--- flow/run.sh ---
#!/bin/bash
# the make line also repeats each setting of config.mk as NAME=value (left out here)
make -C /OpenROAD-flow-scripts/flow DESIGN_CONFIG=/design/flow/config.mk WORK_HOME=/design/flow/orfs CLKGATE_MAP_FILE= finish
--- flow/design.v ---
`timescale 1ns / 1ps
module thresholding(
    input wire clk, reset, enable,
    input wire signed [11 : 0] sig,
    output reg signed [11 : 0] y,
    output reg done,
    output reg [11 : 0] id
    );
parameter N = 2048, W = 13, threshold = 84, MEAN = 958;
localparam IDLE = 1'b0,
           WAIT = 2'b1,
           WORKING = 1'b1;
reg signed [11 : 0] d [0 : W - 1];  
reg signed [11 : 0] th;
reg signed [16 : 0] sum;
reg signed [11 : 0] curr_avg;
wire signed [11 : 0] din_curr_avg;
wire signed [16 : 0] din_sum;
reg state;
wire signed [11 : 0] mean;
wire signed [11 : 0] sig_diff;
assign din_curr_avg = din_sum/W;
assign mean = MEAN;
assign sig_diff = sig - mean;
assign din_sum = (sum + sig_diff - d[W - 1]);
integer i, j;
always @ (posedge clk)
begin
    if(reset) begin
        for(i = 0; i < W; i = i + 1) begin
            d[i] <= 12'b0;
        end
        sum <= 17'b0;
        curr_avg <= 12'b0;
        th <= threshold;
        state <= IDLE;
        done <= 1'b0;
        id <= 12'b0;
    end
    else begin
        case(state)
        IDLE: begin
            if(enable == 1'b1) begin
                state <= WORKING;
                id <= 12'b111111111111;
            end
            done <= 1'b0;
        end
        WORKING: begin
            sum <= din_sum;
            curr_avg <= din_curr_avg;
            for(j = 1; j < W; j = j + 1) begin
                d[j] <= d[j - 1];
            end
            d[0] <= sig_diff;
            if(sig_diff >= th + curr_avg) begin
                y <= sig_diff;
            end
            else begin
                y <= 12'b0;
            end
            done <= 1'b1;
            id = id + 1;
            if(id == 2047)
                state <= IDLE;
        end
        endcase
    end
end
endmodule
--- flow/config.mk ---
export PLATFORM = sky130hd
export DESIGN_NAME = thresholding
export DESIGN_NICKNAME = thresholding
export VERILOG_FILES = /design/flow/design.v
export SDC_FILE = /design/flow/constraint.sdc
export NUM_CORES = 4
export LEC_CHECK = 0
export ABC_AREA = 1
export CAP_MARGIN = 5
export CORE_MARGIN = 2
export CORE_UTILIZATION = 72
export CTS_CLUSTER_SIZE = 60
export HOLD_SLACK_MARGIN = -0.1
export MAX_ROUTING_LAYER = met4
export MIN_ROUTING_LAYER = met1
export PLACE_DENSITY_LB_ADDON = 0.2
export SETUP_SLACK_MARGIN = 3.38
export SLEW_MARGIN = 35
--- flow/constraint.sdc ---
create_clock -name core_clock -period 12.9 [get_ports {clk}]
set_input_delay 2.5800 -clock core_clock [delete_from_list [all_inputs] [get_ports {clk}]]
set_output_delay 2.5800 -clock core_clock [all_outputs]
set_load 0.01 [all_outputs]
==> results of run 1 <==
==> routing by layer <==
layer,global-route usage [%],GRT overflow
met3,90.7,83
met5,-,-
met1,96.9,101
met2,132,1146
met4,119,374
==> stage by stage <==
stage | worst slack, ns
after CTS | 1.22
after detailed placement | -0.461
after global placement | -0.00663
after floorplan | 1.39
==> timing repair <==
action | 4_1_cts
buffers inserted | 74
setup endpoints to repair | 12
resized | 233
cloned | 0
pin swaps | 104
==> results.ini, run 1 <==
[run_status]
status=aborted with a tool error
haltStage=global routing (5_1_grt)
error=[ERROR GRT-0232] Routing congestion too high. Check the congestion heatmap in the GUI.

[synth]
yosysCellCount=1779
netlist_area_um2=12200
ys_top_cells_by_count=nor2_1, nand2_1, inv_1, dfxtp_1, o21ai_0
numSynthFlops=211
synth.cellmix.simpleShare_pct=31.1
yosysTopAreaCell=dfxtp_1
xor_area_share_pct=3.24
fa_ha_area_share_pct=6.65
synthDistinctLibCells=51
syn-num-nets=1849
syn_inst=1779
ys_sh_aoi_pct=13.2
synthTopCellsByArea=dfxtp_1, nor2_1, nand2_1
postSynthSeqShare_pct=35.7
most_common_cell=nor2_1
synth.logic.top_family=simple AND/OR/NAND/NOR gates
synth_warnings=2
top_area_share_pct=32.8
synth-main-ff-cell=dfxtp_1
avgSynthCellArea_um2=6.83
ys_area_um2=12200
ys_async_sr_fraction_pct=0
edf_count=12
ys_sh_mux_pct=0

[global_routing]
track_usage_pct=109
overflow=1704

[floorplanning]
ioPinCount=40
fp_util_pct=73.6
die_h_um=134
design.core.area_um2=16500
dieWidth_um=134
rows=47
fp.dieArea_um2=17900

[placement]
dp_cells=1993
post-dp-hpwl_um=20500
place_congestion=0.950
dpl-instance-area_um2=13000
io_buffers=39

[cts]
clockBufferDepth=3
htreeDepth=1
cts_buffers=21
cts.sinks=211
cts_hold_buf=0
cts_root_buf=clkbuf_16

==> inputs of run 2 (changes only) <==
- ABC_AREA: 1 -> unset
- CAP_MARGIN: 5 -> 20
- CORE_UTILIZATION: 72 -> 70
- CTS_CLUSTER_SIZE: 60 -> 41
- HOLD_SLACK_MARGIN: -0.1 -> unset
- MAX_ROUTING_LAYER: met4 -> unset
- MIN_ROUTING_LAYER: met1 -> unset
- PLACE_DENSITY_LB_ADDON: 0.2 -> unset
- SETUP_SLACK_MARGIN: 3.38 -> 2.05
- SLEW_MARGIN: 35 -> 20
- clock period: 12.9 -> 11.4 ns (I/O delays scaled with it)
==> run 2 against run 1 <==
  * Synthesized cell count fell by 14%
  * The flow stops in clock tree synthesis (4_1_cts)
  * Area after synthesis is 9.6% higher
  * Die size up 12%
==> results.ini, run 2 <==
[run_status]
status=aborted with a tool error
haltStage=clock tree synthesis (4_1_cts)
error=[ERROR DPL-0033] detailed placement checks failed during check placement.

[synth]
syn_inst=1533
synth-main-ff-cell=dfxtp_1
postSynthSeqShare_pct=32.6
ys_sh_aoi_pct=19.5
syn-num-nets=1603
top_area_share_pct=29.9
ys_top_cells_by_count=nor2_1, dfxtp_1, mux2i_1, inv_1, nand2_1
fa_ha_area_share_pct=6.29
edf_count=12
netlist_area_um2=13300
synthTopCellsByArea=dfxtp_1, mux2i_1, nor2_1
synth.logic.top_family=AND-OR/OR-AND gates
numSynthFlops=211
synth_warnings=2
yosysCellCount=1533
ys_area_um2=13300
yosysTopAreaCell=dfxtp_1
most_common_cell=nor2_1
synthDistinctLibCells=109
ys_sh_mux_pct=14.0
ys_async_sr_fraction_pct=0
synth.cellmix.simpleShare_pct=17.7
xor_area_share_pct=4.98
avgSynthCellArea_um2=8.69

[floorplanning]
dieWidth_um=142
die_h_um=142
fp.dieArea_um2=20200
fp_util_pct=71.2
rows=50
ioPinCount=40
design.core.area_um2=18700

[placement]
post-dp-hpwl_um=30200
io_buffers=39
place_congestion=0.950

==> run 2: through the flow <==
stage	area (um^2)	hold WS, ns	instances	TNS (ns)	worst slack (ns)
floorplan	13700	0.456	1533	-11.41	-1.27
detailed placement	16300	0.484	2030	-27.18	-2.59
global placement	16300	0.471	2030	-23.06	-2.16
==> inputs of run 3 (changes only) <==
- ABC_AREA: unset -> 1
- CORE_UTILIZATION: 70 -> 46
- CTS_CLUSTER_SIZE: 41 -> 78
- GPL_TIMING_DRIVEN: unset -> 0
- SETUP_SLACK_MARGIN: 2.05 -> unset
- clock period: 11.4 -> 8.92 ns (I/O delays scaled with it)
==> run 3 against run 2 <==
  * Now fails the layout checks on negative setup slack
  * Synthesized cell count up 16%
  * Die size up 38%
  * Area after synthesis down 8.8%
==> results.ini, run 3 <==
[run_status]
status=failed layout checks
violatedChecks=negative setup slack

[cts]
cts_tree=built
path_clk_slew_ns=0.06
cts.sinks=211
clockBufferDepth=3
insertion_delay_ns=0.50
cts_buffers=22
cts_root_buf=clkbuf_16
cts_hold_buf=0
htreeDepth=1

[synth]
yosysCellCount=1779
synthTopCellsByArea=dfxtp_1, nor2_1, nand2_1
ys_area_um2=12200
syn-num-nets=1849
ys_top_cells_by_count=nor2_1, nand2_1, inv_1, dfxtp_1, o21ai_0
netlist_area_um2=12200
ys_sh_mux_pct=0
ys_async_sr_fraction_pct=0
most_common_cell=nor2_1
edf_count=12
fa_ha_area_share_pct=6.65
yosysTopAreaCell=dfxtp_1
postSynthSeqShare_pct=35.7
synth_warnings=2
numSynthFlops=211
syn_inst=1779
synth.cellmix.simpleShare_pct=31.1
ys_sh_aoi_pct=13.2
synth.logic.top_family=simple AND/OR/NAND/NOR gates
synthDistinctLibCells=51
top_area_share_pct=32.8
avgSynthCellArea_um2=6.83
xor_area_share_pct=3.24
synth-main-ff-cell=dfxtp_1

[placement]
dpl-instance-area_um2=13200
place_congestion=0.852
post-dp-hpwl_um=24500
place_ws_ns=-4.57
dp_cells=2152
io_buffers=38

[layout]
fin_cells=2295
area_delta_synth_final_pct=32.5
post-route-cell-area_um2=16100
layout.nets=2014
utilization_pct=62.0

[worst_setup_path]
cp_num_cells=91
endpoint=curr_avg[8]
crit_top_cell=nand2_4
cpLargestDelayFamily=simple AND/OR/NAND/NOR gates
worstRegToRegCells=81
r2r-end=curr_avg[8]
worstPathRequired_ns=9.31
worst_path_largest_cell_delay_ns=0.55
rr_startpoint=sum[1]
r2r_slack_ns=-0.97
cp_max_fo=8
crit_path_end_kind=flip-flop
startpoint_type=input pin
slowest_stage=fa_1
setup.worst_path.class=in -> reg
worstPathArrival_ns=11.71
path_buffers=12
cp-startpoint=sig[2]

[floorplanning]
design.core.area_um2=26000
fp.dieArea_um2=27700
dieWidth_um=167
fp_util_pct=46.8
die_h_um=167
ioPinCount=40
rows=59

[route]
n_antenna_cell=0
wl_um=34900
drt_first_pass_iters=5
drtIter0Drc=676
vias=11600
final_antenna_net_count=0
wl_per_cell_um=15.2
viasPerCell=5.06
drc=0

[sta]
fin_ws_ns=-2.41
maxSlewHeadroom_pct=42.6
tightest_slew_ns=0.858
timing.final.max_slew_violations=0
final.period_utilization_pct=127
finalHoldViolations=0
setup_viol=12
setup_tns_ns=-26.06
fin_crit_ns=11.33
worst_clock_skew_ns=0.00984
grt_setup_unrepaired=yes
max_clock_freq_mhz=88.3
whs_ns=0.469

[global_routing]
grt_max_degree=15
track_usage_pct=23.1
grt_pass1_vias=10700
grt_pass1_wl_um=53300
antenna_found_initial=0
overflow=0

[run]
drv_cap=0
warnings=32

[min_path]
hold_end=curr_avg[1]
hold_path.class=reg -> reg
min-delay-start=curr_avg[1]
whs_path_depth=2

-- run 3: cell type report --
class / instances / area (um^2)
fillers: 2308 / 9880
clock buffers: 31 / 666
repair buffers: 141 / 1180
flip-flops and latches: 211 / 4340
clock inverters: 9 / 96.3
inverters: 258 / 988
multi-input cells: 1243 / 8150
well taps: 335 / 419
plain buffers: 67 / 268
-- run 3: timing repair --
| action | in CTS | in global routing |
|---|---|---|
| resized | 126 | 223 |
| pin swaps | 54 | 139 |
| buffers inserted | 34 | 71 |
| endpoints found under the setup margin | 12 | 12 |
-- run 3: routing by layer --
| metal | wire length, um | global-route usage (%) | share of wire (%) |
|---|---|---|---|
| met1 | 15100 | 28.3 | 43 |
| met2 | 17800 | 42.9 | 51 |
| met3 | 987 | 2.16 | 2.8 |
| met4 | 1040 | 6.90 | 3.0 |
| met5 | 0 | 0 | 0 |
==> inputs of run 4 (changes only) <==
- ABC_AREA: 1 -> unset
- CAP_MARGIN: 20 -> 35
- CORE_ASPECT_RATIO: unset -> 1.11
- CORE_UTILIZATION: 46 -> 72
- CTS_CLUSTER_DIAMETER: unset -> 29
- CTS_CLUSTER_SIZE: 78 -> 34
- GPL_TIMING_DRIVEN: 0 -> unset
- HOLD_SLACK_MARGIN: unset -> 0.27
- MAX_ROUTING_LAYER: unset -> met5
- MIN_ROUTING_LAYER: unset -> met1
- PLACE_DENSITY_LB_ADDON: unset -> 0.0
- SETUP_SLACK_MARGIN: unset -> 2.99
- SLEW_MARGIN: 20 -> 35
- clock period: 8.92 -> 12.2 ns (I/O delays scaled with it)
==> run 4 against run 3 <==
  * The run now fails in clock tree synthesis (4_1_cts)
  * Synthesized cell count fell by 14%
  * Die size fell by 29%
  * Area after synthesis rose by 9.6%
==> results.ini, run 4 <==
[synth]
synth_warnings=2
syn_inst=1533
most_common_cell=nor2_1
postSynthSeqShare_pct=32.6
netlist_area_um2=13300
synth-main-ff-cell=dfxtp_1
ys_top_cells_by_count=nor2_1, dfxtp_1, mux2i_1, inv_1, nand2_1
syn-num-nets=1603
fa_ha_area_share_pct=6.29
avgSynthCellArea_um2=8.69
ys_area_um2=13300
synthTopCellsByArea=dfxtp_1, mux2i_1, nor2_1
synthDistinctLibCells=109
ys_sh_mux_pct=14.0
numSynthFlops=211
edf_count=12
xor_area_share_pct=4.98
ys_async_sr_fraction_pct=0
yosysCellCount=1533
top_area_share_pct=29.9
yosysTopAreaCell=dfxtp_1
ys_sh_aoi_pct=19.5
synth.logic.top_family=AND-OR/OR-AND gates
synth.cellmix.simpleShare_pct=17.7

[run_status]
status=aborted with a tool error
error=[ERROR DPL-0038] Utilization greater than 100%, impossible to legalize
haltStage=clock tree synthesis (4_1_cts)

[floorplanning]
dieWidth_um=133
die_h_um=147
ioPinCount=40
fp.dieArea_um2=19600
fp_util_pct=73.2
design.core.area_um2=18200
rows=52

[placement]
post-dp-hpwl_um=29400
place_ws_ns=-1.91
io_buffers=39
dp_cells=2020
place_congestion=0.974

[run 4: stage by stage]
stage	TNS (ns)	instance area [um^2]	util (%)
global placement	-13.93	16200	88.9
floorplan	-3.75	13700	-
detailed placement	-19.83	16200	88.9
==> inputs of run 5 (changes only) <==
- ABC_AREA: unset -> 1
- CAP_MARGIN: 35 -> 5
- CORE_ASPECT_RATIO: 1.11 -> unset
- CTS_CLUSTER_DIAMETER: 29 -> unset
- CTS_CLUSTER_SIZE: 34 -> 60
- HOLD_SLACK_MARGIN: 0.27 -> -0.1
- MAX_ROUTING_LAYER: met5 -> met4
- PLACE_DENSITY_LB_ADDON: 0.0 -> 0.2
- SETUP_SLACK_MARGIN: 2.99 -> unset
- clock period: 12.2 -> 12.1 ns (I/O delays scaled with it)
==> run 5 against run 4 <==
  * The run fails in global routing (5_1_grt)
  * Area after synthesis fell by 8.8%
  * Die size fell by 8.5%
  * Synthesized cell count rose by 16%
==> results.ini, run 5 <==
[synth]
ys_area_um2=12200
fa_ha_area_share_pct=6.65
xor_area_share_pct=3.24
avgSynthCellArea_um2=6.83
syn_inst=1779
edf_count=12
synthTopCellsByArea=dfxtp_1, nor2_1, nand2_1
synth-main-ff-cell=dfxtp_1
yosysCellCount=1779
synth.cellmix.simpleShare_pct=31.1
ys_sh_mux_pct=0
most_common_cell=nor2_1
syn-num-nets=1849
ys_top_cells_by_count=nor2_1, nand2_1, inv_1, dfxtp_1, o21ai_0
synthDistinctLibCells=51
ys_sh_aoi_pct=13.2
yosysTopAreaCell=dfxtp_1
top_area_share_pct=32.8
postSynthSeqShare_pct=35.7
ys_async_sr_fraction_pct=0
numSynthFlops=211
synth.logic.top_family=simple AND/OR/NAND/NOR gates
netlist_area_um2=12200
synth_warnings=2

[placement]
dp_cells=2130
io_buffers=39
post-dp-hpwl_um=21200
place_congestion=0.980
dpl-instance-area_um2=13800

[floorplanning]
fp.dieArea_um2=17900
rows=47
ioPinCount=40
die_h_um=134
design.core.area_um2=16500
fp_util_pct=73.6
dieWidth_um=134

[cts]
cts_root_buf=clkbuf_16
htreeDepth=1
clockBufferDepth=3
cts_buffers=21
cts.sinks=211
cts_hold_buf=0

[run_status]
status=aborted with a tool error
error=[ERROR GRT-0232] Routing congestion too high. Check the congestion heatmap in the GUI.
haltStage=global routing (5_1_grt)

[global_routing]
overflow=473
track_usage_pct=92.0

run 5: stage by stage:
| stage | setup slack [ns] | setup TNS, ns |
|---|---|---|
| floorplan | 0.295 | 0 |
| global placement | -0.872 | -7.70 |
| detailed placement | -1.40 | -13.37 |
| CTS | 0.0138 | 0 |
run 5: repair_timing:
item	4_1_cts
setup endpoints to repair	12
resized	93
setup buffers	15
pin swaps	47
run 5: per-layer routing:
layer,GRT overflow,track usage [%]
met1,19,85.6
met4,152,98.5
met3,30,80.4
met2,272,105
met5,-,-
==> inputs of run 6 (changes only) <==
- CAP_MARGIN: 5 -> 20
- CTS_CLUSTER_SIZE: 60 -> 75
- HOLD_SLACK_MARGIN: -0.1 -> 0.29
- MAX_ROUTING_LAYER: met4 -> unset
- MIN_ROUTING_LAYER: met1 -> unset
- SETUP_SLACK_MARGIN: unset -> -0.72
- SLEW_MARGIN: 35 -> 20
- clock period: 12.1 -> 11.9 ns (I/O delays scaled with it)
==> run 6 against run 5 <==
  * The layout now fails its checks (negative setup slack)
  * Area after synthesis is the same
  * Die size is the same
  * Synthesized cell count is the same
==> results.ini, run 6 <==
[synth]
synth_warnings=2
fa_ha_area_share_pct=6.65
synth.logic.top_family=simple AND/OR/NAND/NOR gates
ys_sh_aoi_pct=13.2
edf_count=12
numSynthFlops=211
synth-main-ff-cell=dfxtp_1
ys_sh_mux_pct=0
ys_top_cells_by_count=nor2_1, nand2_1, inv_1, dfxtp_1, o21ai_0
top_area_share_pct=32.8
netlist_area_um2=12200
postSynthSeqShare_pct=35.7
ys_async_sr_fraction_pct=0
yosysTopAreaCell=dfxtp_1
ys_area_um2=12200
synthTopCellsByArea=dfxtp_1, nor2_1, nand2_1
avgSynthCellArea_um2=6.83
xor_area_share_pct=3.24
synth.cellmix.simpleShare_pct=31.1
syn_inst=1779
syn-num-nets=1849
yosysCellCount=1779
synthDistinctLibCells=51
most_common_cell=nor2_1

[min_path]
hold_end=d[7][3]
whs_path_depth=2
min-delay-start=d[6][3]
hold_path.class=reg -> reg

[global_routing]
grt_pass1_wl_um=54800
antenna_found_initial=0
overflow=0
track_usage_pct=36.6
grt_max_degree=95
grt_pass1_vias=12000

[sta]
tightest_slew_ns=1.07
finalHoldViolations=0
max_clock_freq_mhz=75.3
maxSlewHeadroom_pct=28.6
fin_ws_ns=-1.38
fin_crit_ns=13.28
worst_clock_skew_ns=0.0364
timing.final.max_slew_violations=0
setup_tns_ns=-14.08
final.period_utilization_pct=112
setup_viol=12

[worst_setup_path]
endpoint=curr_avg[8]
worstPathRequired_ns=12.31
slowest_stage=fa_1
cp_max_fo=6
r2r_slack_ns=0.72
cp_num_cells=100
rr_startpoint=sum[1]
worst_path_largest_cell_delay_ns=0.52
r2r-end=curr_avg[8]
path_buffers=16
cp-startpoint=sig[1]
startpoint_type=input pin
worstPathArrival_ns=13.69
crit_top_cell=nand2_2
setup.worst_path.class=in -> reg
cpLargestDelayFamily=simple AND/OR/NAND/NOR gates
crit_path_end_kind=flip-flop
worstRegToRegCells=89

[route]
drc=0
drt_first_pass_iters=30
viasPerCell=6.59
final_antenna_net_count=0
dr.max_layer_used=met4
routed-wl-met3_um=5680
wl_per_cell_um=21.1
vias=14400
wl_met2_um=20400
n_antenna_cell=0
drt-met1-wl_um=15000
wl_um=46100
drtIter0Drc=2503

[cts]
clockBufferDepth=3
htreeDepth=1
path_clk_slew_ns=0.07
cts_tree=built
cts.sinks=211
cts_root_buf=clkbuf_16
insertion_delay_ns=0.52
cts_buffers=21
cts_hold_buf=0

[run_status]
violatedChecks=negative setup slack
status=failed layout checks

[floorplanning]
fp_util_pct=73.6
fp.dieArea_um2=17900
ioPinCount=40
dieWidth_um=134
rows=47
design.core.area_um2=16500
die_h_um=134

[layout]
area_delta_synth_final_pct=26.1
utilization_pct=92.8
nFillCells=575
layout.nets=2026
fin_cells=2190

[run]
warnings=29
drv_cap=0

[placement]
place_ws_ns=-1.24
place_congestion=0.905
dp_cells=2130
io_buffers=39
post-dp-hpwl_um=21500

[run 6: area by class of cell]
class                      count  area, um^2  area share, %
multi-input combinational   1243        7300           47.6
clock inverter                 6        41.3          0.269
inverter                     258         981           6.40
sequential                   211        4350           28.3
tap                          220         275           1.79
timing repair buffer         221        1760           11.5
clock buffer                  31         624           4.07
[run 6: per-stage QoR]
stage / hold WS (ns) / instance area (um^2)
global placement: 0.455 / 13800
CTS: 0.477 / 14500
floorplan: 0.445 / 12200
detailed placement: 0.465 / 13800
finish: 0.479 / 15300
global route: 0.492 / 15300
[run 6: repair_timing]
| item | CTS | global route |
|---|---|---|
| endpoints found under the hold margin | 0 | 0 |
| pin swaps | 10 | 78 |
| gates cloned | 0 | 0 |
| setup buffers | 3 | 23 |
| endpoints found under the setup margin | 5 | 12 |
| resized | 17 | 177 |
[run 6: routing by layer]
layer	track usage, %	up-vias
li1	-	5975
met1	43.3	6434
met2	63.8	1413
met3	5.71	600
met4	20.0	0
met5	0	-
==> inputs of run 7 (changes only) <==
- ABC_AREA: 1 -> unset
- CORE_ASPECT_RATIO: unset -> 1.05
- CORE_UTILIZATION: 72 -> 40
- CTS_CLUSTER_SIZE: 75 -> unset
- HOLD_SLACK_MARGIN: 0.29 -> -0.04
- PLACE_DENSITY_LB_ADDON: 0.2 -> 0.24
- SETUP_SLACK_MARGIN: -0.72 -> unset
- clock period: 11.9 -> 14.0 ns (I/O delays scaled with it)
==> run 7 against run 6 <==
  * Now clean on timing, DRC and antenna
  * First-iteration DRC count fell by 73%
  * Final cell count rose by 3.1%
  * Die size rose by 94%
  * Area after synthesis rose by 9.6%
  * Worst hold slack improved by 0.0084 ns
==> results.ini, run 7 <==
[worst_setup_path]
startpoint_type=input pin
worstPathRequired_ns=14.38
cpLargestDelayFamily=AND-OR/OR-AND gates
setup.worst_path.class=in -> reg
endpoint=curr_avg[10]
rr_startpoint=sum[1]
slowest_stage=clkdlybuf4s50_1
crit_path_end_kind=flip-flop
cp_max_fo=9
r2r_slack_ns=3.09
worstPathArrival_ns=13.85
cp_num_cells=58
crit_top_cell=buf_4
worst_path_largest_cell_delay_ns=0.51
r2r-end=curr_avg[10]
path_buffers=14
worstRegToRegCells=54
cp-startpoint=sig[3]

[synth]
fa_ha_area_share_pct=6.29
yosysTopAreaCell=dfxtp_1
ys_area_um2=13300
yosysCellCount=1533
most_common_cell=nor2_1
synth_warnings=2
edf_count=12
netlist_area_um2=13300
ys_async_sr_fraction_pct=0
synthDistinctLibCells=109
top_area_share_pct=29.9
ys_top_cells_by_count=nor2_1, dfxtp_1, mux2i_1, inv_1, nand2_1
postSynthSeqShare_pct=32.6
syn_inst=1533
synth-main-ff-cell=dfxtp_1
xor_area_share_pct=4.98
synthTopCellsByArea=dfxtp_1, mux2i_1, nor2_1
synth.logic.top_family=AND-OR/OR-AND gates
syn-num-nets=1603
ys_sh_mux_pct=14.0
ys_sh_aoi_pct=19.5
synth.cellmix.simpleShare_pct=17.7
numSynthFlops=211
avgSynthCellArea_um2=8.69

[run]
warnings=33
drv_cap=0

[sta]
finalHoldViolations=0
tightest_slew_ns=1.03
fin_crit_ns=13.47
final.period_utilization_pct=96.2
worst_clock_skew_ns=0.0320
timing.final.max_slew_violations=0
fin_ws_ns=0.531
setup_viol=0
maxSlewHeadroom_pct=31.5
max_clock_freq_mhz=74.2

[layout]
nFillCells=3041
regArea_um2=4350
area_delta_synth_final_pct=31.3
layout.nets=1891
post-route-cell-area_um2=17500
fin_cells=2257
combGateArea_um2=8900

[floorplanning]
rows=68
fp_util_pct=40.6
fp.dieArea_um2=34800
ioPinCount=40
dieWidth_um=182
design.core.area_um2=32800
die_h_um=191

[run_status]
status=finished clean

[route]
vias=12100
wl_per_cell_um=15.8
viasPerCell=5.35
drtIter0Drc=677
final_antenna_net_count=0
wl_um=35600
drt_first_pass_iters=5
drc=0

[cts]
htreeDepth=1
cts_root_buf=clkbuf_16
cts_tree=built
path_clk_slew_ns=0.07
cts.sinks=211
clockBufferDepth=3
insertion_delay_ns=0.52
cts_buffers=22

[global_routing]
grt_pass1_vias=11600
track_usage_pct=19.9
overflow=0
antenna_found_initial=3
grt_pass1_wl_um=57800
grt_max_degree=151

[placement]
place_congestion=0.874
place_ws_ns=-0.696
post-dp-hpwl_um=25800
dp_cells=2197
dpl-instance-area_um2=16100
io_buffers=39

[min_path]
hold_end=d[8][5]
whs_path_depth=2
min-delay-start=d[7][5]
hold_path.class=reg -> reg

-- run 7: final cells by class --
| cell class | instances | area share, % |
|---|---|---|
| Timing Repair Buffer | 350 | 15.8 |
| Antenna cell | 1 | 0.0143 |
| Tap cell | 420 | 3.00 |
| Inverter | 75 | 1.61 |
| Clock inverter | 12 | 0.501 |
| Multi-Input combinational cell | 1161 | 50.8 |
| Sequential cell | 211 | 24.8 |
| Clock buffer | 27 | 3.43 |
-- run 7: stage by stage --
stage / util (%) / hold slack (ns) / TNS [ns]
floorplan: - / 0.456 / 0
global placement: 49.0 / 0.471 / -5.17
detailed placement: 49.0 / 0.481 / -5.01
CTS: 51.2 / 0.487 / 0
global route: 53.3 / 0.515 / -0.600
finish: 53.3 / 0.488 / 0
-- run 7: layer usage --
layer / routed length (um) / track usage, % / share of wire (%)
met3: 1180 / 2.42 / 3.3
met5: 23 / 0 / 0.065
met1: 16800 / 26.6 / 47
met4: 682 / 4.75 / 1.9
met2: 16900 / 34.2 / 48
-- run 7: what timing repair did --
action,in CTS,in global routing
cloned,0,0
gates resized,10,111
buffers inserted,1,19
setup endpoints to repair,6,12
pin swaps,2,44
hold endpoints to repair,0,0
hold buffers,0,0
==> inputs of run 8 (changes only) <==
- CORE_ASPECT_RATIO: 1.05 -> unset
- HOLD_SLACK_MARGIN: -0.04 -> unset
- PLACE_DENSITY_LB_ADDON: 0.24 -> unset
- SETUP_SLACK_MARGIN: unset -> 1.27
- clock period: 14.0 -> 13.5 ns (I/O delays scaled with it)
==> run 8 against run 7 <==
  * Still clean on timing, DRC and antenna
  * First-iteration DRC count is 3.0% lower
  * Non-clock buffer count is 50 higher
  * Count of clock-buffer cells in the layout is 4 higher
  * Sequential share of layout area is 1.8 points lower
  * Register-to-register slack worse by 0.51 ns
  * Routed wire length is 7.5% higher
  * Final cell count is 3.4% higher
  * Worst setup slack worse by 0.15 ns
  * Clock skew is 0.013 ns lower
  * Die size hardly changed
  * Largest cell class unchanged
  * Highest routed layer unchanged
==> results.ini, run 8 <==
[run_status]
status=finished clean

[min_path]
min-delay-start=d[0][1]
hold_end=d[0][1]
hold_path.class=reg -> reg
whs_path_depth=2

[route]
drtIter0Drc=657
drc=0
wl_um=38300
vias=12500
final_antenna_net_count=0
wl_per_cell_um=16.4
drt_first_pass_iters=5
viasPerCell=5.36

[run]
drv_cap=0
warnings=38

[synth]
top_area_share_pct=29.9
synth-main-ff-cell=dfxtp_1
xor_area_share_pct=4.98
most_common_cell=nor2_1
synth.logic.top_family=AND-OR/OR-AND gates
synthDistinctLibCells=109
fa_ha_area_share_pct=6.29
avgSynthCellArea_um2=8.69
syn-num-nets=1603
netlist_area_um2=13300
edf_count=12
numSynthFlops=211
postSynthSeqShare_pct=32.6
ys_area_um2=13300
ys_top_cells_by_count=nor2_1, dfxtp_1, mux2i_1, inv_1, nand2_1
yosysCellCount=1533
ys_sh_aoi_pct=19.5
yosysTopAreaCell=dfxtp_1
synthTopCellsByArea=dfxtp_1, mux2i_1, nor2_1
ys_sh_mux_pct=14.0
syn_inst=1533
synth.cellmix.simpleShare_pct=17.7
synth_warnings=2
ys_async_sr_fraction_pct=0

[sta]
final.period_utilization_pct=97.2
timing.final.max_slew_violations=0
whs_ns=0.484
worst_clock_skew_ns=0.0191
grt_setup_unrepaired=yes
finalHoldViolations=0
maxSlewHeadroom_pct=24.0
fin_crit_ns=13.12
tightest_slew_ns=1.13
setup_viol=0
max_clock_freq_mhz=76.2

[worst_setup_path]
worst_path_largest_cell_delay_ns=0.54
path_buffers=22
crit_path_end_kind=flip-flop
slowest_stage=fa_1
setup.worst_path.class=in -> reg
r2r_slack_ns=2.58
cpLargestDelayFamily=AND-OR/OR-AND gates
crit_top_cell=buf_6
rr_startpoint=sum[1]
worstRegToRegCells=55
worstPathArrival_ns=13.49
r2r-end=curr_avg[6]
cp_max_fo=8
worstPathRequired_ns=13.86
cp-startpoint=sig[1]
startpoint_type=input pin
endpoint=curr_avg[6]
cp_num_cells=61

[layout]
area_delta_synth_final_pct=41.4
nFillCells=2885
layout.nets=1943
post-route-cell-area_um2=18800

[floorplanning]
ioPinCount=40
dieWidth_um=187
fp_util_pct=40.8
fp.dieArea_um2=34800
die_h_um=187
design.core.area_um2=32700
rows=66

[cts]
cts_buffers=23
clockBufferDepth=3
htreeDepth=1
path_clk_slew_ns=0.06
insertion_delay_ns=0.52
cts.sinks=211
cts_tree=built
cts_root_buf=clkbuf_16

[global_routing]
grt_pass1_wl_um=61800
overflow=0
track_usage_pct=21.0
grt_pass1_vias=12100
grt_max_degree=160
antenna_found_initial=3

[placement]
place_congestion=0.910
dpl-instance-area_um2=16400
io_buffers=39
post-dp-hpwl_um=26900

[run 8: final cells by class]
type | instances | area, um^2 | share of cell area [%]
tap | 442 | 553 | 2.93
sequential | 211 | 4350 | 23.1
antenna | 2 | 5.00 | 0.0266
timing repair buffer | 400 | 3280 | 17.4
clock buffer | 31 | 658 | 3.49
clock inverter | 11 | 113 | 0.597
inverter | 75 | 282 | 1.49
multi-input combinational | 1162 | 9610 | 51.0
[run 8: per-stage QoR]
stage / setup WS (ns) / util, % / cells / setup TNS, ns
4_1_cts: 0.595 / 55.4 / 2305 / 0
5_1_grt: -0.0850 / 57.6 / 2332 / -0.211
3_5_place_dp: -0.897 / 50.3 / 2219 / -7.77
3_3_place_gp: -0.744 / 50.3 / 2219 / -5.94
2_1_floorplan: 0.406 / - / 1533 / 0
6_report: 0.377 / 57.6 / 2334 / 0
[run 8: layer usage]
| metal | track usage [%] | up-vias | part of all wire [%] |
|---|---|---|---|
| met3 | 2.88 | 68 | 4.2 |
| met4 | 5.43 | 2 | 2.4 |
| met2 | 34.8 | 252 | 47 |
| met5 | 0 | - | 0.029 |
| li1 | - | 6240 | - |
| met1 | 28.7 | 5938 | 47 |
[run 8: repair_timing]
| action | in CTS | in global routing |
|---|---|---|
| endpoints found under the setup margin | 12 | 12 |
| gates resized | 133 | 107 |
| pin swaps | 57 | 68 |
| hold buffers | 0 | 0 |
| gates cloned | 1 | 0 |
| buffers inserted | 43 | 27 |
==> inputs of run 9 (changes only) <==
- CELL_PAD_IN_SITES_DETAIL_PLACEMENT: unset -> 0
- CORE_UTILIZATION: 40 -> 57
- GPL_TIMING_DRIVEN: unset -> 1
- PLACE_DENSITY: unset -> 0.91
- SETUP_SLACK_MARGIN: 1.27 -> 5.0
- TNS_END_PERCENT: unset -> 5
- clock period: 13.5 -> 21.6 ns (I/O delays scaled with it)
==> run 9 against run 8 <==
  * Still clean
  * Worst hold slack better by 0.0097 ns
  * Via count decreased by 3.0%
  * Final cell count shrank 19%
  * Register-to-register slack improved by 7.0 ns
  * Critical path depth is 8 lower
  * Die size fell by 29%
  * Non-clock buffer count shrank 301
  * Sequential share of layout area is 4.9 points higher
  * Area after synthesis stayed put
  * Critical path type unchanged
  * Critical endpoint is now curr_avg[4]
  * Highest routed layer unchanged
==> results.ini, run 9 <==
[global_routing]
grt_pass1_vias=11200
grt_max_degree=116
overflow=0
track_usage_pct=27.4
grt_pass1_wl_um=55500
antenna_found_initial=3

[sta]
max_clock_freq_mhz=61.3
whs_ns=0.494
finalHoldViolations=0
setup_tns_ns=0
timing.final.max_slew_violations=0
maxSlewHeadroom_pct=23.7
final.period_utilization_pct=75.5
worst_clock_skew_ns=0.0299
setup_viol=0
fin_crit_ns=16.31
grt_setup_unrepaired=no
tightest_slew_ns=1.14

[synth]
xor_area_share_pct=4.98
synth.cellmix.simpleShare_pct=17.7
ys_top_cells_by_count=nor2_1, dfxtp_1, mux2i_1, inv_1, nand2_1
syn-num-nets=1603
netlist_area_um2=13300
top_area_share_pct=29.9
yosysCellCount=1533
ys_area_um2=13300
edf_count=12
avgSynthCellArea_um2=8.69
fa_ha_area_share_pct=6.29
synth.logic.top_family=AND-OR/OR-AND gates
ys_sh_aoi_pct=19.5
numSynthFlops=211
ys_async_sr_fraction_pct=0
synth-main-ff-cell=dfxtp_1
synthTopCellsByArea=dfxtp_1, mux2i_1, nor2_1
syn_inst=1533
synth_warnings=2
synthDistinctLibCells=109
most_common_cell=nor2_1
postSynthSeqShare_pct=32.6
yosysTopAreaCell=dfxtp_1
ys_sh_mux_pct=14.0

[cts]
cts_root_buf=clkbuf_16
cts_tree=built
cts.sinks=211
path_clk_slew_ns=0.07
clockBufferDepth=3
cts_hold_buf=0
cts_buffers=21
insertion_delay_ns=0.52
htreeDepth=1

[run]
warnings=32
drv_cap=0

[route]
drc=0
viasPerCell=6.38
wl_per_cell_um=19.3
final_antenna_net_count=0
wl_um=36700
drtIter0Drc=1403
drt_first_pass_iters=6
vias=12100

[worst_setup_path]
cp_num_cells=53
crit_path_end_kind=flip-flop
r2r_slack_ns=9.61
rr_startpoint=sum[1]
worstPathRequired_ns=21.98
crit_top_cell=inv_1
cp_max_fo=10
worst_path_largest_cell_delay_ns=0.58
worstRegToRegCells=49
slowest_stage=clkdlybuf4s50_1
endpoint=curr_avg[4]
setup.worst_path.class=in -> reg
startpoint_type=input pin
path_buffers=8
worstPathArrival_ns=16.69
cp-startpoint=sig[2]
r2r-end=curr_avg[4]
cpLargestDelayFamily=AND-OR/OR-AND gates

[min_path]
whs_path_depth=2
hold_path.class=reg -> reg
hold_end=sum[14]
min-delay-start=sum[14]

[run_status]
status=finished clean

[layout]
layout.nets=1641
area_delta_synth_final_pct=16.8

[placement]
io_buffers=39
post-dp-hpwl_um=22500
place_congestion=0.986

[floorplanning]
fp.dieArea_um2=24600
dieWidth_um=157
design.core.area_um2=22800
die_h_um=157
ioPinCount=40
rows=55
fp_util_pct=58.5

-- run 9: routing by layer --
metal	global-route usage (%)	vias to the layer above	routed length, um
li1	-	5635	-
met1	34.8	5806	14900
met2	46.7	561	17800
met3	4.13	121	2560
met4	11.5	4	1380
met5	0	-	27
-- run 9: repair_timing --
item                                    in CTS  in global routing
buffers inserted                            11                 39
endpoints found under the setup margin      12                 12
gates resized                               35                 86
gates cloned                                 0                  2
pin swaps                                    5                 27
-- run 9: area by class of cell --
type / count / area, um^2
sequential: 211 / 4350
clock inverter: 9 / 62.6
clock buffer: 29 / 596
antenna: 2 / 5.00
fill: 1556 / 7210
inverter: 75 / 282
tap: 313 / 392
multi-input combinational: 1163 / 9010
timing repair buffer: 99 / 870
-- run 9: stage by stage --
| stage | util, % | area (um^2) | std cells | setup WS [ns] |
|---|---|---|---|---|
| final | 68.3 | 15600 | 1901 | 5.29 |
| after global routing | 68.3 | 15600 | 1899 | 4.64 |
| after CTS | 64.9 | 14800 | 1858 | 5.01 |
| after detailed placement | 60.7 | 13800 | 1809 | 3.61 |
| after global placement | 60.7 | 13800 | 1809 | 4.10 |
| after floorplan | - | 13300 | 1533 | 6.24 |
==> inputs of run 10 (changes only) <==
- ABC_AREA: unset -> 1
- CAP_MARGIN: 20 -> 0
- CELL_PAD_IN_SITES_DETAIL_PLACEMENT: 0 -> unset
- CORE_ASPECT_RATIO: unset -> 0.9
- CORE_UTILIZATION: 57 -> 72
- CTS_CLUSTER_SIZE: unset -> 87
- GPL_TIMING_DRIVEN: 1 -> unset
- HOLD_SLACK_MARGIN: unset -> -0.09
- PLACE_DENSITY: 0.91 -> unset
- PLACE_DENSITY_LB_ADDON: unset -> 0.28
- SETUP_SLACK_MARGIN: 5.0 -> -0.32
- clock period: 21.6 -> 12.1 ns (I/O delays scaled with it)
==> run 10 against run 9 <==
  * The run now fails in global routing (5_1_grt)
  * Area after synthesis down 8.8%
  * Synthesized cell count up 16%
  * Die size down 27%
==> results.ini, run 10 <==
[placement]
dpl-instance-area_um2=13700
dp_cells=2114
place_ws_ns=-1.20
post-dp-hpwl_um=21200
place_congestion=0.943
io_buffers=39

[synth]
synth_warnings=2
edf_count=12
xor_area_share_pct=3.24
syn-num-nets=1849
synth-main-ff-cell=dfxtp_1
ys_async_sr_fraction_pct=0
synthTopCellsByArea=dfxtp_1, nor2_1, nand2_1
most_common_cell=nor2_1
top_area_share_pct=32.8
ys_top_cells_by_count=nor2_1, nand2_1, inv_1, dfxtp_1, o21ai_0
netlist_area_um2=12200
ys_sh_mux_pct=0
numSynthFlops=211
synthDistinctLibCells=51
yosysCellCount=1779
postSynthSeqShare_pct=35.7
syn_inst=1779
ys_area_um2=12200
avgSynthCellArea_um2=6.83
yosysTopAreaCell=dfxtp_1
synth.cellmix.simpleShare_pct=31.1
ys_sh_aoi_pct=13.2
fa_ha_area_share_pct=6.65
synth.logic.top_family=simple AND/OR/NAND/NOR gates

[cts]
cts_hold_buf=0
cts_root_buf=clkbuf_16
cts_buffers=20
clockBufferDepth=3
htreeDepth=1
cts.sinks=211

[floorplanning]
design.core.area_um2=16700
ioPinCount=40
die_h_um=127
rows=45
dieWidth_um=141
fp.dieArea_um2=17900
fp_util_pct=72.7

[run_status]
status=aborted with a tool error
haltStage=global routing (5_1_grt)

## run 10: what timing repair did
item	4_1_cts
pin swaps	21
resized	26
endpoints found under the setup margin	11
buffers inserted	4
==> inputs of run 11 (changes only) <==
- ABC_AREA: 1 -> unset
- CAP_MARGIN: 0 -> 35
- CORE_ASPECT_RATIO: 0.9 -> 1.11
- CTS_CLUSTER_DIAMETER: unset -> 389
- CTS_CLUSTER_SIZE: 87 -> 34
- HOLD_SLACK_MARGIN: -0.09 -> 0.27
- MAX_ROUTING_LAYER: unset -> met5
- MIN_ROUTING_LAYER: unset -> met1
- PLACE_DENSITY_LB_ADDON: 0.28 -> 0.0
- SETUP_SLACK_MARGIN: -0.32 -> -0.82
- SLEW_MARGIN: 20 -> 25
- TNS_END_PERCENT: 5 -> unset
- clock period: 12.1 -> 12.2 ns (I/O delays scaled with it)
==> run 11 against run 10 <==
  * The run again fails in global routing (5_1_grt)
  * Synthesized cell count fell by 14%
  * Die size rose by 9.3%
  * Area after synthesis rose by 9.6%
==> results.ini, run 11 <==
[run_status]
status=aborted with a tool error
haltStage=global routing (5_1_grt)
error=[ERROR GRT-0232] Routing congestion too high. Check the congestion heatmap in the GUI.

[synth]
netlist_area_um2=13300
ys_area_um2=13300
yosysTopAreaCell=dfxtp_1
syn-num-nets=1603
postSynthSeqShare_pct=32.6
most_common_cell=nor2_1
ys_sh_mux_pct=14.0
synth.cellmix.simpleShare_pct=17.7
ys_top_cells_by_count=nor2_1, dfxtp_1, mux2i_1, inv_1, nand2_1
synth-main-ff-cell=dfxtp_1
ys_sh_aoi_pct=19.5
avgSynthCellArea_um2=8.69
yosysCellCount=1533
edf_count=12
ys_async_sr_fraction_pct=0
top_area_share_pct=29.9
synth.logic.top_family=AND-OR/OR-AND gates
numSynthFlops=211
synth_warnings=2
synthDistinctLibCells=109
fa_ha_area_share_pct=6.29
xor_area_share_pct=4.98
synthTopCellsByArea=dfxtp_1, mux2i_1, nor2_1
syn_inst=1533

[floorplanning]
design.core.area_um2=18200
fp_util_pct=73.2
die_h_um=147
rows=52
dieWidth_um=133
fp.dieArea_um2=19600
ioPinCount=40

[cts]
htreeDepth=1
clockBufferDepth=3
cts_buffers=10
cts.sinks=211
cts_root_buf=clkbuf_16

[placement]
place_congestion=0.991
dp_cells=2024
io_buffers=39
post-dp-hpwl_um=28400

[global_routing]
track_usage_pct=88.7
overflow=832

==> run 11: stage by stage <==
| step | cell area (um^2) | setup slack (ns) | util (%) | hold WS [ns] |
|---|---|---|---|---|
| CTS | 16700 | -1.24 | 91.8 | 0.513 |
| detailed placement | 16100 | -1.98 | 88.5 | 0.482 |
| global placement | 16100 | -1.51 | 88.5 | 0.471 |
| floorplan | 13600 | -0.819 | - | 0.456 |
==> run 11: repair_timing <==
action,in CTS
endpoints found under the setup margin,12
hold buffers,0
gates resized,45
pin swaps,19
buffers inserted,11
==> run 11: layer usage <==
layer | overflow | global-route usage [%]
met1 | 13 | 85.3
met2 | 571 | 111
met3 | 13 | 67.1
met4 | 233 | 98.5
met5 | 2 | 21.2
==> inputs of run 12 (changes only) <==
- CORE_ASPECT_RATIO: 1.11 -> unset
- CTS_CLUSTER_DIAMETER: 389 -> 331
- CTS_CLUSTER_SIZE: 34 -> 98
- HOLD_SLACK_MARGIN: 0.27 -> unset
- MAX_ROUTING_LAYER: met5 -> unset
- MIN_ROUTING_LAYER: met1 -> unset
- PLACE_DENSITY_LB_ADDON: 0.0 -> 0.09
- SETUP_SLACK_MARGIN: -0.82 -> unset
- SLEW_MARGIN: 25 -> 20
- TNS_END_PERCENT: unset -> 15
- clock period: 12.2 -> 8.19 ns (I/O delays scaled with it)
==> run 12 against run 11 <==
  * The run fails in clock tree synthesis (4_1_cts)
  * Die size about the same
  * Synthesized cell count stayed put
  * Area after synthesis did not move
==> results.ini, run 12 <==
[synth]
synthDistinctLibCells=109
ys_top_cells_by_count=nor2_1, dfxtp_1, mux2i_1, inv_1, nand2_1
postSynthSeqShare_pct=32.6
ys_async_sr_fraction_pct=0
syn-num-nets=1603
fa_ha_area_share_pct=6.29
top_area_share_pct=29.9
numSynthFlops=211
avgSynthCellArea_um2=8.69
ys_sh_aoi_pct=19.5
xor_area_share_pct=4.98
edf_count=12
synth_warnings=2
netlist_area_um2=13300
synth-main-ff-cell=dfxtp_1
synthTopCellsByArea=dfxtp_1, mux2i_1, nor2_1
most_common_cell=nor2_1
yosysTopAreaCell=dfxtp_1
synth.logic.top_family=AND-OR/OR-AND gates
syn_inst=1533
synth.cellmix.simpleShare_pct=17.7
yosysCellCount=1533
ys_sh_mux_pct=14.0
ys_area_um2=13300

[placement]
post-dp-hpwl_um=31900
io_buffers=39
place_congestion=0.946
dp_cells=2055
place_ws_ns=-5.14

[floorplanning]
dieWidth_um=140
rows=49
ioPinCount=40
die_h_um=140
fp_util_pct=73.7
design.core.area_um2=18100
fp.dieArea_um2=19600

[run_status]
status=aborted with a tool error
haltStage=clock tree synthesis (4_1_cts)
error=[ERROR DPL-0033] detailed placement checks failed during check placement.

-- run 12: metrics by stage --
stage | cell area (um^2) | utilization, % | setup TNS (ns)
floorplan | 13600 | - | -44.26
detailed placement | 16500 | 91.3 | -58.36
global placement | 16400 | 91.0 | -52.28
==> inputs of run 13 (changes only) <==
- ABC_AREA: unset -> 0
- CAP_MARGIN: 35 -> 20
- CORE_UTILIZATION: 72 -> 46
- CTS_CLUSTER_DIAMETER: 331 -> unset
- CTS_CLUSTER_SIZE: 98 -> 78
- GPL_TIMING_DRIVEN: unset -> 0
- PLACE_DENSITY_LB_ADDON: 0.09 -> unset
- SLEW_MARGIN: 20 -> 30
- TNS_END_PERCENT: 15 -> unset
- clock period: 8.19 -> 8.53 ns (I/O delays scaled with it)
==> run 13 against run 12 <==
  * The layout now fails its checks (negative setup slack)
  * Die size is 55% higher
  * Area after synthesis unchanged
  * Synthesized cell count stayed put
==> results.ini, run 13 <==
[worst_setup_path]
setup.worst_path.class=in -> reg
worstPathRequired_ns=8.92
cp_max_fo=8
r2r-end=curr_avg[10]
cpLargestDelayFamily=AND-OR/OR-AND gates
endpoint=curr_avg[10]
path_buffers=11
worstPathArrival_ns=12.70
crit_path_end_kind=flip-flop
cp-startpoint=sig[1]
cp_num_cells=53
rr_startpoint=sum[1]
worstRegToRegCells=46
slowest_stage=o31ai_1
worst_path_largest_cell_delay_ns=0.62
startpoint_type=input pin
r2r_slack_ns=-2.54

[global_routing]
grt_max_degree=16
grt_pass1_vias=11700
grt_pass1_wl_um=61400
track_usage_pct=24.5
overflow=0
antenna_found_initial=0

[min_path]
whs_path_depth=2
hold_path.class=reg -> reg
min-delay-start=d[0][1]
hold_end=d[0][1]

[synth]
yosysTopAreaCell=dfxtp_1
ys_area_um2=13300
synthDistinctLibCells=109
syn_inst=1533
ys_sh_mux_pct=14.0
ys_sh_aoi_pct=19.5
numSynthFlops=211
xor_area_share_pct=4.98
synthTopCellsByArea=dfxtp_1, mux2i_1, nor2_1
edf_count=12
postSynthSeqShare_pct=32.6
syn-num-nets=1603
synth_warnings=2
fa_ha_area_share_pct=6.29
most_common_cell=nor2_1
synth.logic.top_family=AND-OR/OR-AND gates
ys_async_sr_fraction_pct=0
avgSynthCellArea_um2=8.69
top_area_share_pct=29.9
ys_top_cells_by_count=nor2_1, dfxtp_1, mux2i_1, inv_1, nand2_1
synth.cellmix.simpleShare_pct=17.7
yosysCellCount=1533
netlist_area_um2=13300
synth-main-ff-cell=dfxtp_1

[layout]
area_delta_synth_final_pct=34.2
post-route-cell-area_um2=17900
nFillCells=2425
layout.nets=1818
utilization_pct=62.5

[run_status]
status=failed layout checks
violatedChecks=negative setup slack

[route]
final_antenna_net_count=0
drtIter0Drc=858
drt_first_pass_iters=5
drc=0
wl_um=39100
vias=12200
wl_per_cell_um=18.2
n_antenna_cell=0
viasPerCell=5.68

[sta]
whs_ns=0.490
final.period_utilization_pct=144
timing.final.max_slew_violations=0
fin_ws_ns=-3.78
maxSlewHeadroom_pct=40.8
fin_crit_ns=12.31
max_clock_freq_mhz=81.2
finalHoldViolations=0
tightest_slew_ns=0.882
grt_setup_unrepaired=yes
worst_clock_skew_ns=0.0206
setup_viol=12

[cts]
htreeDepth=1
clockBufferDepth=3
cts.sinks=211
cts_root_buf=clkbuf_16
path_clk_slew_ns=0.06
cts_buffers=23
insertion_delay_ns=0.52
cts_tree=built

[floorplanning]
die_h_um=174
rows=62
dieWidth_um=174
fp.dieArea_um2=30300
fp_util_pct=46.6
design.core.area_um2=28600
ioPinCount=40

[run]
drv_cap=0
warnings=32

[placement]
post-dp-hpwl_um=26900
dpl-instance-area_um2=14500
place_congestion=0.879
io_buffers=38

[run 13: area by class of cell]
type / instances / area, um^2 / share of cell area, %
plain buffers: 79 / 424 / 2.37
clock buffers: 34 / 708 / 3.96
clock inverters: 8 / 86.3 / 0.483
inverters: 75 / 282 / 1.57
multi-input cells: 1161 / 9850 / 55.1
flip-flops and latches: 211 / 4340 / 24.3
well taps: 384 / 480 / 2.69
repair buffers: 197 / 1700 / 9.53
[run 13: repair_timing]
| action | CTS | global route |
|---|---|---|
| resized | 183 | 117 |
| hold buffers | 0 | 0 |
| cloned | 0 | 2 |
| endpoints found under the setup margin | 12 | 12 |
| setup buffers | 104 | 60 |
| pin swaps | 92 | 98 |
| hold endpoints to repair | 0 | 0 |
[run 13: stage by stage]
stage	std cells	setup TNS (ns)	worst slack (ns)
floorplan	1533	-38.96	-3.57
global placement	1955	-73.05	-6.48
detailed placement	1955	-73.71	-6.52
CTS	2097	-39.91	-3.54
global route	2149	-47.03	-4.22
finish	2149	-42.65	-3.78
[run 13: metal layers]
| metal | GRT usage [%] | vias up | share of wire (%) |
|---|---|---|---|
| li1 | - | 5986 | - |
| met1 | 31.7 | 5888 | 45 |
| met2 | 44.0 | 265 | 50 |
| met3 | 1.90 | 68 | 3.0 |
| met4 | 6.51 | 0 | 2.2 |
| met5 | 0 | - | 0 |
==> inputs of run 14 (changes only) <==
- ABC_AREA: 0 -> unset
- CAP_MARGIN: 20 -> 25
- CELL_PAD_IN_SITES_DETAIL_PLACEMENT: unset -> 1
- CELL_PAD_IN_SITES_GLOBAL_PLACEMENT: unset -> 3
- CORE_ASPECT_RATIO: unset -> 1.43
- CORE_MARGIN: 2 -> 7
- CORE_UTILIZATION: 46 -> 55
- CTS_CLUSTER_DIAMETER: unset -> 293
- CTS_CLUSTER_SIZE: 78 -> 16
- GPL_ROUTABILITY_DRIVEN: unset -> 1
- HOLD_SLACK_MARGIN: unset -> -0.04
- MIN_ROUTING_LAYER: unset -> met1
- PLACE_DENSITY_LB_ADDON: unset -> 0.26
- SETUP_SLACK_MARGIN: unset -> -0.89
- SLEW_MARGIN: 30 -> 25
- TNS_END_PERCENT: unset -> 35
- clock period: 8.53 -> 14.0 ns (I/O delays scaled with it)
==> run 14 against run 13 <==
  * The run now fails in global placement without I/O (3_1_place_gp_skip_io)
  * Synthesized cell count unchanged
  * Area after synthesis unchanged
  * Die size decreased by 4.9%
==> results.ini, run 14 <==
[synth]
syn-num-nets=1603
xor_area_share_pct=4.98
postSynthSeqShare_pct=32.6
top_area_share_pct=29.9
synthTopCellsByArea=dfxtp_1, mux2i_1, nor2_1
ys_area_um2=13300
ys_sh_aoi_pct=19.5
edf_count=12
syn_inst=1533
avgSynthCellArea_um2=8.69
numSynthFlops=211
synth.logic.top_family=AND-OR/OR-AND gates
ys_sh_mux_pct=14.0
yosysTopAreaCell=dfxtp_1
most_common_cell=nor2_1
ys_top_cells_by_count=nor2_1, dfxtp_1, mux2i_1, inv_1, nand2_1
fa_ha_area_share_pct=6.29
synthDistinctLibCells=109
ys_async_sr_fraction_pct=0
synth_warnings=2
synth.cellmix.simpleShare_pct=17.7
netlist_area_um2=13300
synth-main-ff-cell=dfxtp_1
yosysCellCount=1533

[run_status]
haltStage=global placement without I/O (3_1_place_gp_skip_io)
status=aborted with a tool error
error=[ERROR FLW-0024] Place density exceeds 1.0 (current PLACE_DENSITY_LB_ADDON =  0.26). Please check if the value of  PLACE_DENSITY_LB_ADDON is between 0 and 0.99.

[floorplanning]
fp.dieArea_um2=28900
fp_util_pct=55.5
dieWidth_um=144
design.core.area_um2=24000
rows=68
die_h_um=200

==> inputs of run 15 (changes only) <==
- CAP_MARGIN: 25 -> 20
- CELL_PAD_IN_SITES_DETAIL_PLACEMENT: 1 -> unset
- CELL_PAD_IN_SITES_GLOBAL_PLACEMENT: 3 -> unset
- CORE_ASPECT_RATIO: 1.43 -> unset
- CORE_MARGIN: 7 -> 2
- CORE_UTILIZATION: 55 -> 60
- CTS_CLUSTER_DIAMETER: 293 -> unset
- CTS_CLUSTER_SIZE: 16 -> unset
- GPL_ROUTABILITY_DRIVEN: 1 -> unset
- GPL_TIMING_DRIVEN: 0 -> unset
- HOLD_SLACK_MARGIN: -0.04 -> unset
- MIN_ROUTING_LAYER: met1 -> unset
- PLACE_DENSITY_LB_ADDON: 0.26 -> unset
- SETUP_SLACK_MARGIN: -0.89 -> 2.63
- SLEW_MARGIN: 25 -> 20
- TNS_END_PERCENT: 35 -> unset
- clock period: 14.0 -> 9.95 ns (I/O delays scaled with it)
==> run 15 against run 14 <==
  * Now fails the layout checks on negative setup slack
  * Area after synthesis stayed put
  * Synthesized cell count unchanged
  * Die size down 19%
==> results.ini, run 15 <==
[run_status]
status=failed layout checks
violatedChecks=negative setup slack

[synth]
ys_async_sr_fraction_pct=0
xor_area_share_pct=4.98
synth.cellmix.simpleShare_pct=17.7
fa_ha_area_share_pct=6.29
top_area_share_pct=29.9
ys_top_cells_by_count=nor2_1, dfxtp_1, mux2i_1, inv_1, nand2_1
syn_inst=1533
synth-main-ff-cell=dfxtp_1
postSynthSeqShare_pct=32.6
yosysTopAreaCell=dfxtp_1
ys_sh_aoi_pct=19.5
synth_warnings=2
ys_sh_mux_pct=14.0
syn-num-nets=1603
synthDistinctLibCells=109
netlist_area_um2=13300
numSynthFlops=211
synth.logic.top_family=AND-OR/OR-AND gates
most_common_cell=nor2_1
ys_area_um2=13300
avgSynthCellArea_um2=8.69
edf_count=12
yosysCellCount=1533
synthTopCellsByArea=dfxtp_1, mux2i_1, nor2_1

[worst_setup_path]
worst_path_largest_cell_delay_ns=0.54
crit_path_end_kind=flip-flop
worstRegToRegCells=51
worstPathArrival_ns=12.83
setup.worst_path.class=in -> reg
r2r-end=curr_avg[4]
cpLargestDelayFamily=AND-OR/OR-AND gates
cp-startpoint=sig[1]
endpoint=curr_avg[4]
startpoint_type=input pin
cp_num_cells=59
r2r_slack_ns=-1.15
worstPathRequired_ns=10.30
crit_top_cell=buf_4
slowest_stage=fa_1
rr_startpoint=sum[1]
cp_max_fo=7
path_buffers=20

[cts]
clockBufferDepth=3
htreeDepth=1
cts_root_buf=clkbuf_16
cts_tree=built
cts_buffers=23
cts.sinks=211
insertion_delay_ns=0.51
path_clk_slew_ns=0.06

[sta]
setup_viol=12
fin_crit_ns=12.48
grt_setup_unrepaired=yes
fin_ws_ns=-2.53
tightest_slew_ns=1.04
whs_ns=0.488
final.period_utilization_pct=125
max_clock_freq_mhz=80.1
finalHoldViolations=0
timing.final.max_slew_violations=0
maxSlewHeadroom_pct=30.9
worst_clock_skew_ns=0.0174

[placement]
io_buffers=39
post-dp-hpwl_um=26000
place_ws_ns=-3.45
dpl-instance-area_um2=16500
dp_cells=2092
place_congestion=0.916

[global_routing]
grt_max_degree=152
grtUsageMet1_pct=40.9
overflow=0
track_usage_pct=32.6
grt.met3_usage_pct=3.60
grt_pass1_vias=13300
antenna_found_initial=0
grt_util_met2_pct=58.3
top_usage_layer=met2
grt_pass1_wl_um=64800

[floorplanning]
dieWidth_um=153
design.core.area_um2=21800
rows=54
fp.dieArea_um2=23400
ioPinCount=40
die_h_um=153
fp_util_pct=61.1

[min_path]
whs_path_depth=2
hold_end=d[0][3]
min-delay-start=d[0][3]
hold_path.class=reg -> reg

[route]
final_antenna_net_count=0
n_antenna_cell=0
drtIter0Drc=1114
drc=0
drt_first_pass_iters=5
wl_um=41400
vias=13500
wl_per_cell_um=18.5
viasPerCell=6.04

[layout]
area_delta_synth_final_pct=41.8
post-route-cell-area_um2=18900
layout.nets=2010
fin_cells=2235

[run]
drv_cap=0
warnings=38

==> run 15: per-layer routing <==
layer	vias to the layer above	wire [um]	part of all wire, %
met5	-	0	0
met4	0	1780	4.3
met2	534	20400	49
met3	189	2190	5.3
li1	6368	-	-
met1	6411	17000	41
==> run 15: timing repair <==
item / CTS / global route
setup endpoints to repair: 12 / 12
pin swaps: 59 / 44
hold endpoints to repair: 0 / 0
buffers inserted: 69 / 34
gates resized: 130 / 88
hold buffers: 0 / 0
==> run 15: through the flow <==
step / setup TNS, ns / utilization, %
finish: -28.05 / 86.6
global route: -34.18 / 86.6
CTS: -23.16 / 83.5
detailed placement: -38.69 / 75.5
global placement: -35.26 / 75.5
floorplan: -25.33 / -
==> run 15: area by class of cell <==
type                    count  area (um^2)
clock buffers              30          633
clock inverters            10         65.1
fillers                  1132         2930
inverters                  75          282
multi-input cells        1161         9450
flip-flops and latches    211         4350
well taps                 280          350
repair buffers            468         3760
==> inputs of run 16 (changes only) <==
- CAP_MARGIN: 20 -> 35
- CORE_UTILIZATION: 60 -> 58
- MAX_ROUTING_LAYER: unset -> met4
- MIN_ROUTING_LAYER: unset -> met1
- PLACE_DENSITY: unset -> 0.4
- SETUP_SLACK_MARGIN: 2.63 -> unset
- SLEW_MARGIN: 20 -> 35
- clock period: 9.95 -> 12.9 ns (I/O delays scaled with it)
==> run 16 against run 15 <==
  * The layout still fails its checks (negative setup slack)
  * Worst setup slack improved by 2.5 ns
  * Synthesized cell count unchanged
  * Count of clock-buffer cells in the layout increased by 2
  * Via count decreased by 5.4%
  * Largest cell class unchanged
==> results.ini, run 16 <==
[sta]
grt_setup_unrepaired=yes
setup_viol=4
worst_clock_skew_ns=0.0300
whs_ns=0.489
maxSlewHeadroom_pct=31.6
timing.final.max_slew_violations=0
tightest_slew_ns=1.02
final.period_utilization_pct=100
fin_ws_ns=-0.0529
finalHoldViolations=0
max_clock_freq_mhz=77.2
fin_crit_ns=12.95

[worst_setup_path]
worstPathRequired_ns=13.25
worstPathArrival_ns=13.31
cpLargestDelayFamily=AND-OR/OR-AND gates
cp_max_fo=6
cp-startpoint=sig[1]
setup.worst_path.class=in -> reg
startpoint_type=input pin
worst_path_largest_cell_delay_ns=0.57
endpoint=curr_avg[8]
cp_num_cells=52
path_buffers=12
worstRegToRegCells=50
crit_top_cell=buf_4
r2r_slack_ns=1.98
crit_path_end_kind=flip-flop
slowest_stage=fa_1
rr_startpoint=sum[1]
r2r-end=curr_avg[8]

[placement]
io_buffers=39
post-dp-hpwl_um=25700
place_ws_ns=-1.11
place_congestion=0.932

[synth]
synth.cellmix.simpleShare_pct=17.7
numSynthFlops=211
synthDistinctLibCells=109
ys_area_um2=13300
synth-main-ff-cell=dfxtp_1
synth.logic.top_family=AND-OR/OR-AND gates
ys_sh_mux_pct=14.0
syn-num-nets=1603
yosysTopAreaCell=dfxtp_1
netlist_area_um2=13300
most_common_cell=nor2_1
syn_inst=1533
ys_top_cells_by_count=nor2_1, dfxtp_1, mux2i_1, inv_1, nand2_1
yosysCellCount=1533
postSynthSeqShare_pct=32.6
synthTopCellsByArea=dfxtp_1, mux2i_1, nor2_1
fa_ha_area_share_pct=6.29
avgSynthCellArea_um2=8.69
edf_count=12
ys_sh_aoi_pct=19.5
ys_async_sr_fraction_pct=0
top_area_share_pct=29.9
xor_area_share_pct=4.98
synth_warnings=2

[layout]
utilization_pct=80.9
combGateArea_um2=9460
nFillCells=1468
area_delta_synth_final_pct=37.1
regArea_um2=4350
layout.nets=1922

[cts]
cts_root_buf=clkbuf_16
htreeDepth=1
clockBufferDepth=3
cts.sinks=211
cts_buffers=22
cts_hold_buf=0
path_clk_slew_ns=0.06
cts_tree=built
insertion_delay_ns=0.52

[run_status]
violatedChecks=negative setup slack
status=failed layout checks

[global_routing]
grt_pass1_wl_um=59100
grt_max_degree=106
grt_pass1_vias=12000
overflow=0
antenna_found_initial=0
track_usage_pct=30.2

[floorplanning]
ioPinCount=40
die_h_um=156
fp_util_pct=59.0
dieWidth_um=156
fp.dieArea_um2=24200
rows=55
design.core.area_um2=22600

[route]
vias=12800
drt_first_pass_iters=5
wl_um=38800
final_antenna_net_count=0
drtIter0Drc=880
wl_per_cell_um=18.0
n_antenna_cell=0
drc=0
viasPerCell=5.93

[run]
drv_cap=0
warnings=35

[min_path]
hold_end=sum[13]
hold_path.class=reg -> reg
whs_path_depth=2
min-delay-start=sum[13]

-- run 16: stage by stage --
| stage | cell area, um^2 | TNS [ns] | std cells |
|---|---|---|---|
| after detailed placement | 16200 | -10.38 | 2062 |
| after floorplan | 13700 | -0.257 | 1533 |
| after global placement | 16200 | -8.43 | 2062 |
| after CTS | 17300 | 0 | 2117 |
| after global routing | 18300 | -4.39 | 2153 |
| final | 18300 | -0.188 | 2153 |
-- run 16: timing repair --
item	CTS	global route
buffers inserted	15	35
resized	61	157
pin swaps	26	70
setup endpoints to repair	12	12
cloned	0	1
-- run 16: layout make-up --
| class | instances | share of cell area [%] |
|---|---|---|
| well taps | 285 | 1.95 |
| clock inverters | 8 | 0.418 |
| clock buffers | 32 | 3.78 |
| inverters | 75 | 1.54 |
| repair buffers | 380 | 16.7 |
| multi-input cells | 1162 | 51.8 |
| flip-flops and latches | 211 | 23.8 |
-- run 16: routing by layer --
layer	track usage (%)	wire [um]
met5	-	0
met3	4.00	1640
met4	8.08	994
met2	49.5	19200
met1	39.7	17000
